==> inputs of branch xenon <==
## fmad_fp32
module fmad_fp32
  (
   input         clk,
   input         reset,
   input         req,
   input [31:0]  x,
   input [31:0]  y,
   input [31:0]  z,
   output [31:0] rslt,
   output [4:0]  flag
   );
==> flow/config.mk <==
export PLATFORM = sky130hd
export DESIGN_NAME = fmad_fp32
export DESIGN_NICKNAME = fmad_fp32
export VERILOG_FILES = /design/flow/design.v
export SDC_FILE = /design/flow/constraint.sdc
export NUM_CORES = 4
export LEC_CHECK = 0
export CAP_MARGIN = 20
export CELL_PAD_IN_SITES_GLOBAL_PLACEMENT = 3
export CORE_MARGIN = 2
export CORE_UTILIZATION = 62
export GPL_ROUTABILITY_DRIVEN = 0
export MAX_ROUTING_LAYER = met4
export MIN_ROUTING_LAYER = met1
export PLACE_DENSITY_LB_ADDON = 0.14
export SLEW_MARGIN = 20
==> flow/constraint.sdc <==
create_clock -name core_clock -period 19.7 [get_ports {clk}]
set_input_delay 3.9400 -clock core_clock [delete_from_list [all_inputs] [get_ports {clk}]]
set_output_delay 3.9400 -clock core_clock [all_outputs]
set_load 0.01 [all_outputs]
run.sh (not shown) runs the stock make flow with config.mk's settings and CLKGATE_MAP_FILE=.
==> inputs of branch maple, as changes to branch xenon <==
==> flow/config.mk (replaced) <==
export PLATFORM = sky130hd
export DESIGN_NAME = fmad_fp32
export DESIGN_NICKNAME = fmad_fp32
export VERILOG_FILES = /design/flow/design.v
export SDC_FILE = /design/flow/constraint.sdc
export NUM_CORES = 4
export LEC_CHECK = 0
export ABC_AREA = 1
export CAP_MARGIN = 15
export CORE_MARGIN = 2
export CORE_UTILIZATION = 72
export CTS_CLUSTER_DIAMETER = 209
export CTS_CLUSTER_SIZE = 17
export SLEW_MARGIN = 20
==> flow/constraint.sdc (replaced) <==
create_clock -name core_clock -period 13.6 [get_ports {clk}]
set_input_delay 2.7200 -clock core_clock [delete_from_list [all_inputs] [get_ports {clk}]]
set_output_delay 2.7200 -clock core_clock [all_outputs]
set_load 0.01 [all_outputs]
==> comparison table <==
quantity                                                                      branch maple                                         branch xenon
# rows                                                                                  98                                                  106
Distinct cell type count of the synthesized netlist                                     68                                                  111
Summed instance area of the synthesized netlist                                  51830 µm²                                            52290 µm²
DIE AREA                                                                         74150 µm²                                            86670 µm²
Number of nets at floorplan                                                           8371                                                 7197
Compound-cell area share of the yosys netlist                                       21.65%                                               19.60%
Outcome                                                            complete, no violations                               stopped before the end
Failing step                                                                             -  global placement without I/O (3_1_place_gp_skip_io)
Fraction of post-synthesis cell area in the top cell type by area                   14.08%                                               13.96%
Number of cells in the yosys synthesis report                                         7702                                                 6528
Area share of fa/ha/maj cells after synthesis                                       17.16%                                               17.01%
Die width                                                                         272.3 µm                                             294.4 µm
Proportion of synthesized area in mux cells                                        0.7339%                                               7.542%
Average cell area after synthesis                                                6.730 µm²                                            8.010 µm²
Synthesized instance count                                                            7702                                                 6528
Simple Share, Synth                                                                 23.18%                                               18.81%
Post-synth seq share                                                                17.82%                                               17.67%
Xor/xnor cell area share of the yosys netlist                                       7.824%                                               13.00%
Core utilization at floorplan                                                       72.63%                                               62.58%
Vertical die dimension                                                            272.3 µm                                             294.4 µm

========
==> job 6647 <==
fmad_fp32 again, from the RTL that the note above started with.
clock: 13.2 ns
lec_check: 0
abc_area: 1
cap_margin: 15
core_aspect_ratio: 0.5
core_margin: 2
core_utilization: 72
cts_cluster_diameter: 307
cts_cluster_size: 100
place_density: 0.42
setup_slack_margin: 3.88
slew_margin: 20
tns_end_percent: 10
==> job 8073 (differences from job 6647) <==
- CAP_MARGIN: 15 -> 40
- CORE_ASPECT_RATIO: 0.5 -> 1.34
- CTS_CLUSTER_DIAMETER: 307 -> not set
- CTS_CLUSTER_SIZE: 100 -> 10
- PLACE_DENSITY: 0.42 -> 0.38
- SETUP_SLACK_MARGIN: 3.88 -> 0.59
- TNS_END_PERCENT: 10 -> 5
==> flow/constraint.sdc (replaced) <==
create_clock -name core_clock -period 2.09 [get_ports {clk}]
set_input_delay 0.4180 -clock core_clock [delete_from_list [all_inputs] [get_ports {clk}]]
set_output_delay 0.4180 -clock core_clock [all_outputs]
set_load 0.01 [all_outputs]
==> summary.txt <==
Status - did not finish
Last stage - clock tree synthesis (4_1_cts)
Die height - 314.6 um
Place WS - -10.49 ns
Cell row count - 113
First error - [ERROR DPL-0038] Utilization greater than 100%, impossible to legalize
Placed Cells - 10446
Die area - 0.07417 mm2
Die Wd - 235.8 um
Post-DP HPWL - 225.1 mm
the above is filed under job 8073

==> summary.txt <==
Cell row count - 69
Placed Cells - 8490
Yosys cell count - 7702
First error - [ERROR GRT-0232] Routing congestion too high. Check the congestion heatmap in the GUI.
Die Wd - 383.4 um
Place WS - -0.4300 ns
Status - did not finish
Die height - 193.7 um
Last stage - global routing (5_1_grt)
the above is filed under job 6647


========
==> inputs of 07-08 <==
Starting RTL as in the previous note.
clock: 9.93 ns
lec_check: 0
abc_area: 1
cap_margin: 0
core_aspect_ratio: 0.63
core_margin: 2
core_utilization: 59
cts_cluster_diameter: 261
max_routing_layer: met4
place_density: 0.43
setup_slack_margin: -0.7
slew_margin: 30
==> 02-01: changes against 07-08 <==
Settings changed: ABC_AREA 1 to unset, CAP_MARGIN 0 to 20, CORE_ASPECT_RATIO 0.63 to unset, CORE_UTILIZATION 59 to 72, CTS_CLUSTER_DIAMETER 261 to unset, CTS_CLUSTER_SIZE set to 100, MAX_ROUTING_LAYER met4 to unset, PLACE_DENSITY 0.43 to 0.42, SETUP_SLACK_MARGIN -0.7 to unset, SLEW_MARGIN 30 to 20, TNS_END_PERCENT set to 10.
==> flow/constraint.sdc (replaced) <==
create_clock -name core_clock -period 9.02 [get_ports {clk}]
set_input_delay 1.8040 -clock core_clock [delete_from_list [all_inputs] [get_ports {clk}]]
set_output_delay 1.8040 -clock core_clock [all_outputs]
set_load 0.01 [all_outputs]
==> summary of the runs <==
02-01 aborted during 5_1_grt (GRT-0116). 07-08 finished with setup timing left.
Synthesized cell count: 02-01 is smaller than 07-08 (about 15%).
Synthesized area: 07-08 is lower than 02-01 (about 0.9%).
Die size: 02-01 is smaller than 07-08 (17%).

========
==> run a <==
Starting RTL as in the previous note.
Settings: LEC_CHECK=0, ABC_AREA=1, CAP_MARGIN=0, CELL_PAD_IN_SITES_GLOBAL_PLACEMENT=2, CORE_ASPECT_RATIO=0.63, CORE_MARGIN=9, CORE_UTILIZATION=59, CTS_CLUSTER_DIAMETER=261, CTS_CLUSTER_SIZE=36, GPL_TIMING_DRIVEN=0, HOLD_SLACK_MARGIN=0.3, MAX_ROUTING_LAYER=met4, PLACE_DENSITY_LB_ADDON=0.19, SLEW_MARGIN=30; clock period 15.1 ns.
==> run b (differences from run a) <==
CELL_PAD_IN_SITES_GLOBAL_PLACEMENT = default   (was 2)
CORE_MARGIN = 2   (was 9)
CORE_UTILIZATION = 72   (was 59)
CTS_CLUSTER_SIZE = default   (was 36)
GPL_TIMING_DRIVEN = default   (was 0)
HOLD_SLACK_MARGIN = default   (was 0.3)
==> flow/constraint.sdc (replaced) <==
create_clock -name core_clock -period 12.0 [get_ports {clk}]
set_input_delay 2.4000 -clock core_clock [delete_from_list [all_inputs] [get_ports {clk}]]
set_output_delay 2.4000 -clock core_clock [all_outputs]
set_load 0.01 [all_outputs]
==> run c (differences from run a) <==
ABC_AREA = default   (was 1)
CAP_MARGIN = 15   (was 0)
CELL_PAD_IN_SITES_GLOBAL_PLACEMENT = default   (was 2)
CORE_ASPECT_RATIO = default   (was 0.63)
CORE_MARGIN = 2   (was 9)
CORE_UTILIZATION = 72   (was 59)
CTS_CLUSTER_DIAMETER = default   (was 261)
CTS_CLUSTER_SIZE = 40   (was 36)
GPL_TIMING_DRIVEN = default   (was 0)
HOLD_SLACK_MARGIN = default   (was 0.3)
MAX_ROUTING_LAYER = default   (was met4)
PLACE_DENSITY_LB_ADDON = default   (was 0.19)
SLEW_MARGIN = 20   (was 30)
==> flow/constraint.sdc (replaced) <==
create_clock -name core_clock -period 13.6 [get_ports {clk}]
set_input_delay 2.7200 -clock core_clock [delete_from_list [all_inputs] [get_ports {clk}]]
set_output_delay 2.7200 -clock core_clock [all_outputs]
set_load 0.01 [all_outputs]
==> notes <==
Run c completed, yet does not pass: negative setup slack. Run b never finished: it broke off in global routing (ODB-0269). Run a died in global placement without I/O (FLW-0024). Die size, highest first: run a, run c, run b. In area after synthesis, run b and run a do not differ. Synthesized cell count is the same in run b and run a.
==> figures <==
| item | run c | run a | run b |
|---|---|---|---|
| Post-Place Setup Slack | -1.86 ns | - | -1.14 ns |
| Placed instance area | 0.0558 mm2 | - | 0.0581 mm2 |
| Num CTS Buffers | 35 | - | 30 |
| Result of the run | finished with violations | did not finish | did not finish |
| Stage where the flow stopped | - | global placement without I/O | global routing |
| Layout check failures | negative setup slack | - | - |
| Total die size | 0.0748 mm2 | 0.0991 mm2 | 0.0742 mm2 |
| Weighted congestion at the end of routability-driven global placement | 1.11 | - | 1.30 |
| Xor+xnor area frac | 13.0% | 7.82% | 7.82% |
| Number of instances resized during post-cts repair | 21 | - | 137 |
| Total clock sinks | 340 | - | 340 |
| Maximum root-to-sink buffer count | 3 | - | 3 |
| Mean area per synthesized cell | 8.01 um2 | 6.73 um2 | 6.73 um2 |
| Floorplan die height | 273 um | 253 um | 217 um |
| Net count after synthesis | 7197 | 8371 | 8371 |

========
==> v27: inputs <==
fmad_fp32 again, from the RTL that the note above started with.
## fmad_fp32
module fmad_fp32
  (
   input         clk,
   input         reset,
   input         req,
   input [31:0]  x,
   input [31:0]  y,
   input [31:0]  z,
   output [31:0] rslt,
   output [4:0]  flag
   );
clock: 11.0 ns
lec_check: 0
abc_area: 1
cap_margin: 0
core_aspect_ratio: 0.63
core_margin: 2
core_utilization: 72
cts_cluster_diameter: 261
cts_cluster_size: 21
max_routing_layer: met4
place_density_lb_addon: 0.19
setup_slack_margin: -0.78
slew_margin: 30
==> inputs of v33, as changes to v27 <==
Settings changed: ABC_AREA 1 to not set, CAP_MARGIN 0 to 20, CORE_ASPECT_RATIO 0.63 to not set, CORE_UTILIZATION 72 to 40, CTS_CLUSTER_DIAMETER 261 to not set, CTS_CLUSTER_SIZE 21 to not set, MAX_ROUTING_LAYER met4 to not set, PLACE_DENSITY_LB_ADDON 0.19 to not set, SETUP_SLACK_MARGIN -0.78 to not set, SLEW_MARGIN 30 to 20.
==> flow/constraint.sdc (replaced) <==
create_clock -name core_clock -period 16.8 [get_ports {clk}]
set_input_delay 3.3600 -clock core_clock [delete_from_list [all_inputs] [get_ports {clk}]]
set_output_delay 3.3600 -clock core_clock [all_outputs]
set_load 0.01 [all_outputs]
==> inputs of v6, as changes to v27 <==
Settings changed: ABC_AREA 1 to not set, CAP_MARGIN 0 to 10, CORE_ASPECT_RATIO 0.63 to not set, CTS_CLUSTER_DIAMETER 261 to not set, CTS_CLUSTER_SIZE 21 to 36, MAX_ROUTING_LAYER met4 to not set, PLACE_DENSITY_LB_ADDON 0.19 to not set, SETUP_SLACK_MARGIN -0.78 to not set, SLEW_MARGIN 30 to 20.
==> flow/constraint.sdc (replaced) <==
create_clock -name core_clock -period 14.6 [get_ports {clk}]
set_input_delay 2.9200 -clock core_clock [delete_from_list [all_inputs] [get_ports {clk}]]
set_output_delay 2.9200 -clock core_clock [all_outputs]
set_load 0.01 [all_outputs]
==> notes <==
v27 died in 5_1_grt. v33 completed without violations. v6 reached the layout checks and failed them: negative setup slack.
Between v27 and v6, the lower synthesized area is in v27 (gap about 0.9%, measured against v6).
Sequential cell count is the same in v33 and v6.
Worst setup slack: v6 is worse than v33 (1900 ps).
Register-to-register slack: v6 is worse than v33 (2000 ps).
In synthesized cell count, v6 and v33 do not differ.
Via count: v6 is larger than v33 (about 9%).
Against v33, the critical path depth of v6 is higher by 42.
Against v33, the sequential share of layout area of v6 is lower by 0.095 points.
==> figures <==
	v33	v6	v27
Number of nets at the end of the flow	7050	7195	-
Worst-case setup margin in the final layout	855 ps	-1090 ps	-
Number of clock buffers inserted by TritonCTS	35	36	20
Multi-input logic area	39900 µm²	40200 µm²	-
Layout Cells excl Fill	8152	7505	-
Cts repair resizes	0	13	139
Worst setup SP type	register	register	-
Category of the worst setup path capture point	output pin	register	-
Width of the die	366 µm	273 µm	342 µm
Height of the die	366 µm	273 µm	217 µm
Number of buffers and inverters on the critical path	7	2	-
# Cells Yosys	6528	6528	7702
Tcrit/Tclk final	94.9%	107%	-
Layout buffer count excluding clock buffers	341	484	-
Flops	340	340	-
Detailed Route Iter0 Violations	5452	8374	-
Cell repeated most along the worst path	sky130_fd_sc_hd__ha_1	sky130_fd_sc_hd__a21o_1	-
Cell Area, Synth	52300 µm²	52300 µm²	51800 µm²
Status	no timing/DRC/antenna violations	finished with violations	did not finish
Failing step	-	-	5_1_grt
Violated checks	-	negative setup slack	-
Storage element area	9240 µm²	9240 µm²	-
Synth Area in Adders	17.0%	17.0%	17.2%
